==> inputs of run P <==
## ResonantLowPassFilter
module ResonantLowPassFilter(
    input clk,
    input signed [15:0] audio_in,
    input signed [15:0] cutoff,
    input signed [15:0] resonance,
    input signed [15:0] gain,
    input reset_n,
    output reg signed [15:0] filtered_audio
);
    parameter [15:0] MAX_POS_VALUE = 16'h7FFF;
    parameter [15:0] MIN_NEG_VALUE = -16'h8000;
    reg signed [15:0] state;
    reg signed [15:0] feedback;
    reg signed [15:0] output_reg;
    reg signed [15:0] alpha;
    reg signed [15:0] beta;
    reg signed [15:0] gamma;
    wire signed [31:0] fb_prod  = $signed(state) * $signed(beta);
    wire signed [31:0] out_prod = $signed(state) * $signed(alpha);
    wire signed [16:0] fb_full  = fb_prod >>> 15;
    wire signed [16:0] out_full = out_prod >>> 15;
    wire signed [16:0] st_full  = $signed(audio_in) - $signed(feedback);
    wire signed [16:0] fa_full  = $signed(output_reg) + ($signed(gamma) >>> 1);
  ...
Settings: LEC_CHECK=0, CAP_MARGIN=20, CELL_PAD_IN_SITES_DETAIL_PLACEMENT=2, CELL_PAD_IN_SITES_GLOBAL_PLACEMENT=2, CORE_ASPECT_RATIO=0.63, CORE_MARGIN=2, CORE_UTILIZATION=18, CTS_CLUSTER_DIAMETER=93, CTS_CLUSTER_SIZE=99, GPL_ROUTABILITY_DRIVEN=1, GPL_TIMING_DRIVEN=1, HOLD_SLACK_MARGIN=0.26, MAX_ROUTING_LAYER=met4, MIN_ROUTING_LAYER=met1, PLACE_DENSITY_LB_ADDON=0.1, SLEW_MARGIN=20; clock period 9.33 ns.
run.sh (not shown) runs the stock make flow with config.mk's settings and CLKGATE_MAP_FILE=.
==> run R: changes against run P <==
Settings changed: CELL_PAD_IN_SITES_DETAIL_PLACEMENT 2 to default, CELL_PAD_IN_SITES_GLOBAL_PLACEMENT 2 to default, CORE_ASPECT_RATIO 0.63 to default, CORE_UTILIZATION 18 to 72, CTS_CLUSTER_DIAMETER 93 to default, CTS_CLUSTER_SIZE 99 to default, GPL_ROUTABILITY_DRIVEN 1 to default, GPL_TIMING_DRIVEN 1 to default, HOLD_SLACK_MARGIN 0.26 to default, MIN_ROUTING_LAYER met1 to default, PLACE_DENSITY_LB_ADDON 0.1 to 0.07.
==> flow/constraint.sdc (replaced) <==
create_clock -name core_clock -period 6.47 [get_ports {clk}]
set_input_delay 1.2940 -clock core_clock [delete_from_list [all_inputs] [get_ports {clk}]]
set_output_delay 1.2940 -clock core_clock [all_outputs]
set_load 0.01 [all_outputs]
==> impl_metrics.env <==
# implementation run metrics
export IMPL_status="no timing/DRC/antenna violations"
export IMPL_gp_congestion=0.917
export IMPL_buf_share_pct=7.03
export IMPL_r2r_start="state[12]"
export IMPL_syn_to_final_growth_pct=10.8
export IMPL_startpoint="state[12]"
export IMPL_antenna_found_initial=2
the above is filed under run R

==> impl_metrics.env <==
# implementation run metrics
export IMPL_status="no timing/DRC/antenna violations"
export IMPL_antenna_found_initial=6
export IMPL_buf_share_pct=4.17
export IMPL_startpoint="state[15]"
export IMPL_gp_congestion=0.752
export IMPL_r2r_start="state[15]"
the above is filed under run P


========
==> run A <==
Starting RTL as in the previous note.
make LEC_CHECK=0 ABC_AREA=1 CAP_MARGIN=20 CORE_MARGIN=2 CORE_UTILIZATION=72 CTS_CLUSTER_SIZE=98 SETUP_SLACK_MARGIN=0.62 SLEW_MARGIN=20 TNS_END_PERCENT=5 finish   # period 4.65 ns
==> inputs of run Y, as changes to run A <==
ABC_AREA = not set   (was 1)
CORE_UTILIZATION = 59   (was 72)
CTS_CLUSTER_DIAMETER = 218   (was not set)
CTS_CLUSTER_SIZE = 100   (was 98)
SETUP_SLACK_MARGIN = not set   (was 0.62)
==> flow/constraint.sdc (replaced) <==
create_clock -name core_clock -period 7.0 [get_ports {clk}]
set_input_delay 1.4000 -clock core_clock [delete_from_list [all_inputs] [get_ports {clk}]]
set_output_delay 1.4000 -clock core_clock [all_outputs]
set_load 0.01 [all_outputs]
==> impl_metrics.prom <==
# HELP chip_impl_metric Flow report values
# TYPE chip_impl_metric gauge
chip_impl_info{name="outcome",value="complete, but fails checks"} 1
chip_impl_info{name="failed_layout_checks",value="setup timing"} 1
chip_impl_metric{name="final_min_period_over_clock_period",unit=""} 1.279
chip_impl_metric{name="report.final.setup_viol",unit=""} 32
chip_impl_metric{name="antenna_violations_before_repair",unit=""} 1
chip_impl_metric{name="placeableCoreArea",unit="um^2"} 35570
chip_impl_metric{name="mean_cell_area_of_the_mapped_netlist",unit="um^2"} 7.749
chip_impl_metric{name="cell_count_in_the_yosys_report",unit=""} 3358
chip_impl_metric{name="comb_area_share",unit=""} 0.6346
chip_impl_metric{name="vias_in_the_first_global_route",unit=""} 26620
chip_impl_metric{name="design_area",unit="um^2"} 31040
chip_impl_metric{name="yosysSeqAreaShare",unit=""} 0.1067
chip_impl_metric{name="post-route-worst-setup-slack",unit="ns"} -1.297
The numbers above come from run A.

==> impl_metrics.prom <==
# HELP chip_impl_metric Flow report values
# TYPE chip_impl_metric gauge
chip_impl_info{name="outcome",value="finished clean"} 1
chip_impl_metric{name="final_min_period_over_clock_period",unit=""} 0.9502
chip_impl_metric{name="placeableCoreArea",unit="um^2"} 39550
chip_impl_metric{name="design_area",unit="um^2"} 25560
chip_impl_metric{name="yosysSeqAreaShare",unit=""} 0.1179
chip_impl_metric{name="vias_in_the_first_global_route",unit=""} 18090
chip_impl_metric{name="post-route-worst-setup-slack",unit="ns"} 0.3484
chip_impl_metric{name="fp.dieArea",unit="um^2"} 41550
chip_impl_metric{name="cell_count_in_the_yosys_report",unit=""} 2444
chip_impl_metric{name="comb_area_share",unit=""} 0.7114
chip_impl_metric{name="mean_cell_area_of_the_mapped_netlist",unit="um^2"} 9.640
chip_impl_metric{name="die_w",unit="um"} 203.8
The numbers above come from run Y.


========
==> build 41: inputs <==
==> flow/design.v <==
module ResonantLowPassFilter(
    input clk,
    input signed [15:0] audio_in,
    input signed [15:0] cutoff,
    input signed [15:0] resonance,
    input signed [15:0] gain,
    input reset_n,
    output reg signed [15:0] filtered_audio
);
    parameter [15:0] MAX_POS_VALUE = 16'h7FFF;
    parameter [15:0] MIN_NEG_VALUE = -16'h8000;
    reg signed [15:0] state;
    reg signed [15:0] feedback;
    reg signed [15:0] output_reg;
    reg signed [15:0] alpha;
    reg signed [15:0] beta;
    reg signed [15:0] gamma;
    wire signed [31:0] fb_prod  = $signed(state) * $signed(beta);
    wire signed [31:0] out_prod = $signed(state) * $signed(alpha);
    wire signed [16:0] fb_full  = fb_prod >>> 15;
    wire signed [16:0] out_full = out_prod >>> 15;
    wire signed [16:0] st_full  = $signed(audio_in) - $signed(feedback);
    wire signed [16:0] fa_full  = $signed(output_reg) + ($signed(gamma) >>> 1);
    function signed [15:0] sat17;
        input signed [16:0] v;
        begin
            if (v > $signed({MAX_POS_VALUE[15], MAX_POS_VALUE}))
                sat17 = $signed(MAX_POS_VALUE);
            else if (v < $signed({MIN_NEG_VALUE[15], MIN_NEG_VALUE}))
                sat17 = $signed(MIN_NEG_VALUE);
            else
                sat17 = v[15:0];
        end
    endfunction
    always @(posedge clk or negedge reset_n) begin
        if (!reset_n) begin
            state <= $signed(16'h0000);
            feedback <= $signed(16'h0000);
            output_reg <= $signed(16'h0000);
            alpha <= $signed(16'h0000);
            beta <= $signed(16'h0000);
            gamma <= $signed(16'h0000);
            filtered_audio <= $signed(16'h0000);
        end else begin
            alpha <= $signed(cutoff);
            beta <= $signed(resonance);
            gamma <= $signed(gain);
            feedback <= sat17(fb_full);
            state <= sat17(st_full);
            output_reg <= sat17(out_full);
            filtered_audio <= sat17(fa_full);  
        end
    end
endmodule
==> flow/run.sh <==
#!/bin/bash
# the make line also repeats each setting of config.mk as NAME=value (left out here)
make -C /OpenROAD-flow-scripts/flow DESIGN_CONFIG=/design/flow/config.mk WORK_HOME=/design/flow/orfs CLKGATE_MAP_FILE= finish
==> flow/config.mk <==
export PLATFORM = sky130hd
export DESIGN_NAME = ResonantLowPassFilter
export DESIGN_NICKNAME = ResonantLowPassFilter
export VERILOG_FILES = /design/flow/design.v
export SDC_FILE = /design/flow/constraint.sdc
export NUM_CORES = 4
export LEC_CHECK = 0
export ABC_AREA = 1
export CAP_MARGIN = 20
export CELL_PAD_IN_SITES_DETAIL_PLACEMENT = 1
export CELL_PAD_IN_SITES_GLOBAL_PLACEMENT = 3
export CORE_ASPECT_RATIO = 0.71
export CORE_MARGIN = 3
export CORE_UTILIZATION = 40
export CTS_CLUSTER_DIAMETER = 167
export GPL_ROUTABILITY_DRIVEN = 1
export MAX_ROUTING_LAYER = met4
export MIN_ROUTING_LAYER = met2
export PLACE_DENSITY_LB_ADDON = 0.09
export SETUP_SLACK_MARGIN = 1.6
export SLEW_MARGIN = 30
export TNS_END_PERCENT = 25
==> flow/constraint.sdc <==
create_clock -name core_clock -period 10.7 [get_ports {clk}]
set_input_delay 2.1400 -clock core_clock [delete_from_list [all_inputs] [get_ports {clk}]]
set_output_delay 2.1400 -clock core_clock [all_outputs]
set_load 0.01 [all_outputs]
==> inputs of trial 22, as changes to build 41 <==
Settings changed: ABC_AREA 1 to unset, CELL_PAD_IN_SITES_DETAIL_PLACEMENT 1 to unset, CELL_PAD_IN_SITES_GLOBAL_PLACEMENT 3 to unset, CORE_ASPECT_RATIO 0.71 to unset, CORE_MARGIN 3 to 2, CORE_UTILIZATION 40 to 68, CTS_CLUSTER_DIAMETER 167 to unset, CTS_CLUSTER_SIZE set to 61, GPL_ROUTABILITY_DRIVEN 1 to unset, HOLD_SLACK_MARGIN set to 0.3, MIN_ROUTING_LAYER met2 to unset, PLACE_DENSITY_LB_ADDON 0.09 to unset, SETUP_SLACK_MARGIN 1.6 to 0.88, SLEW_MARGIN 30 to 20, TNS_END_PERCENT 25 to unset.
==> flow/constraint.sdc (replaced) <==
create_clock -name core_clock -period 4.91 [get_ports {clk}]
set_input_delay 0.9820 -clock core_clock [delete_from_list [all_inputs] [get_ports {clk}]]
set_output_delay 0.9820 -clock core_clock [all_outputs]
set_load 0.01 [all_outputs]
==> inputs of trial 29, as changes to build 41 <==
Settings changed: ABC_AREA 1 to unset, CELL_PAD_IN_SITES_DETAIL_PLACEMENT 1 to unset, CELL_PAD_IN_SITES_GLOBAL_PLACEMENT 3 to unset, CORE_ASPECT_RATIO 0.71 to unset, CORE_MARGIN 3 to 2, CORE_UTILIZATION 40 to 66, CTS_CLUSTER_DIAMETER 167 to unset, GPL_ROUTABILITY_DRIVEN 1 to unset, MIN_ROUTING_LAYER met2 to unset, PLACE_DENSITY_LB_ADDON 0.09 to unset, SETUP_SLACK_MARGIN 1.6 to -0.29, SLEW_MARGIN 30 to 20, TNS_END_PERCENT 25 to unset.
==> flow/constraint.sdc (replaced) <==
create_clock -name core_clock -period 3.81 [get_ports {clk}]
set_input_delay 0.7620 -clock core_clock [delete_from_list [all_inputs] [get_ports {clk}]]
set_output_delay 0.7620 -clock core_clock [all_outputs]
set_load 0.01 [all_outputs]
==> comparison table <==
	trial 29	trial 22	build 41
Antenna violations before repair	0	3	2
Vias per inst	5.36	5.48	6.68
Number of global-route vias before repair	18543	19566	35477
M3 GR Usage	4.00%	6.00%	63.2%
Run status	complete, but fails checks	complete, but fails checks	finished clean
Layout check failures	setup timing	setup timing	-
First element of the critical path	beta[4]$_DFF_PN0_	state[15]$_DFF_PN0_	beta[1]$_DFF_PN0_
Area fraction in and, or, nand and nor cells	13.4%	13.4%	18.3%
Peak-usage layer in the global routing report	met2	met2	met3
Clkbuf count	10	9	10
Clock skew after layout	0.0164 ns	0.0204 ns	0.0270 ns
Resized cells post-CTS	29	117	0
Height of the die	193 um	190 um	221 um
Adder-cell share of the synthesized area	55.3%	55.3%	49.4%
Wire length per cell after detailed routing	17.3 um	18.3 um	19.4 um
Max-slew headroom at the worst pin	35.9%	51.2%	34.1%
Clock edge transition at the registers on the reported setup and hold paths	0.08 ns	0.10 ns	0.11 ns
Met1 usage	44.7%	46.7%	0%
Inverters	607	607	974
Antenna diode count	1	3	10
Number of instances in the placed design	3161	3149	4186
DR WL met3	3200 um	3650 um	40500 um
Worst EP arrival	6.45 ns	6.63 ns	7.59 ns
Post-CTS setup-driven buffer insertion count	10	48	0

========
==> job 8412 <==
// ResonantLowPassFilter: RTL as listed in full above, without the edits since
==> flow/config.mk <==
export PLATFORM = sky130hd
export DESIGN_NAME = ResonantLowPassFilter
export DESIGN_NICKNAME = ResonantLowPassFilter
export VERILOG_FILES = /design/flow/design.v
export SDC_FILE = /design/flow/constraint.sdc
export NUM_CORES = 4
export LEC_CHECK = 0
export CAP_MARGIN = 20
export CORE_MARGIN = 2
export CORE_UTILIZATION = 72
export PLACE_DENSITY = 0.95
export SLEW_MARGIN = 20
==> flow/constraint.sdc <==
create_clock -name core_clock -period 5.72 [get_ports {clk}]
set_input_delay 1.1440 -clock core_clock [delete_from_list [all_inputs] [get_ports {clk}]]
set_output_delay 1.1440 -clock core_clock [all_outputs]
set_load 0.01 [all_outputs]
==> inputs of job 6749, as changes to job 8412 <==
Settings changed: CORE_UTILIZATION 72 to 39, PLACE_DENSITY 0.95 to default.
==> flow/constraint.sdc (replaced) <==
create_clock -name core_clock -period 11.0 [get_ports {clk}]
set_input_delay 2.2000 -clock core_clock [delete_from_list [all_inputs] [get_ports {clk}]]
set_output_delay 2.2000 -clock core_clock [all_outputs]
set_load 0.01 [all_outputs]
==> inputs of job 492, as changes to job 8412 <==
Settings changed: CORE_MARGIN 2 to 7, CORE_UTILIZATION 72 to 40, MAX_ROUTING_LAYER from default to met4, PLACE_DENSITY 0.95 to default.
==> flow/constraint.sdc (replaced) <==
create_clock -name core_clock -period 7.0 [get_ports {clk}]
set_input_delay 1.4000 -clock core_clock [delete_from_list [all_inputs] [get_ports {clk}]]
set_output_delay 1.4000 -clock core_clock [all_outputs]
set_load 0.01 [all_outputs]
==> comparison table <==
metric	job 492	job 6749	job 8412
Run status	no timing/DRC/antenna violations	no timing/DRC/antenna violations	failed layout checks
Violated checks	-	-	negative setup slack
Met1 track utilization from global routing	22.0%	23.2%	50.0%
Final Setup Violations	0	0	32
Worst setup endpoint	feedback[7]	output_reg[8]	output_reg[13]
Hold Slack	628 ps	627 ps	613 ps
Multi-In Gates	1638	1638	1639
Count of clock-net buffers in the final layout	10	9	10
Average vias per placed instance	4.89	4.89	7.02
Signal buf overhead	5.83%	3.78%	12.0%
Number of placed cells counting well taps	3280	3240	3113
Crit path DAT	6940 ps	7950 ps	7820 ps
Number of nets in the final layout	3306	3249	3525
Sequential share of cell area	10.7%	10.9%	9.95%
DIE AREA	0.0659 mm²	0.0624 mm²	0.0342 mm²
Number of antenna violations at the first check in global routing	1	0	6

========
==> inputs of garnet <==
Starts from the design.v that is shown in full above.
clock: 5.68 ns
lec_check: 0
abc_area: 1
cap_margin: 20
core_aspect_ratio: 0.71
core_margin: 2
core_utilization: 72
place_density_lb_addon: 0.08
slew_margin: 20
==> maple (differences from garnet) <==
- CORE_ASPECT_RATIO: 0.71 -> default
- CTS_CLUSTER_SIZE: default -> 10
- PLACE_DENSITY_LB_ADDON: 0.08 -> default
- SETUP_SLACK_MARGIN: default -> 0.62
- TNS_END_PERCENT: default -> 15
==> flow/constraint.sdc (replaced) <==
create_clock -name core_clock -period 5.82 [get_ports {clk}]
set_input_delay 1.1640 -clock core_clock [delete_from_list [all_inputs] [get_ports {clk}]]
set_output_delay 1.1640 -clock core_clock [all_outputs]
set_load 0.01 [all_outputs]
==> yarrow (differences from garnet) <==
- CORE_ASPECT_RATIO: 0.71 -> default
- CTS_CLUSTER_DIAMETER: default -> 225
- PLACE_DENSITY_LB_ADDON: 0.08 -> 0.07
==> flow/constraint.sdc (replaced) <==
create_clock -name core_clock -period 5.75 [get_ports {clk}]
set_input_delay 1.1500 -clock core_clock [delete_from_list [all_inputs] [get_ports {clk}]]
set_output_delay 1.1500 -clock core_clock [all_outputs]
set_load 0.01 [all_outputs]
==> summary of the runs <==
Flip-flop count is the same in yarrow and garnet. The highest first-iteration DRC count belongs to garnet, the lowest to maple. Final area: yarrow > garnet > maple. maple finished but fails on setup timing. yarrow finished but failed the layout checks on setup timing. garnet finished but failed the layout checks on setup timing. Of yarrow and garnet, yarrow has the higher non-clock buffer count (gap 15). Sequential share of layout area: yarrow < garnet < maple. In synthesized cell count, yarrow and maple do not differ. Clock skew, highest first: maple, yarrow, garnet. The highest final cell count belongs to garnet, the lowest to maple. Hold slack: yarrow is better than garnet (0.052 ns). Synthesized area is the same in garnet and yarrow.
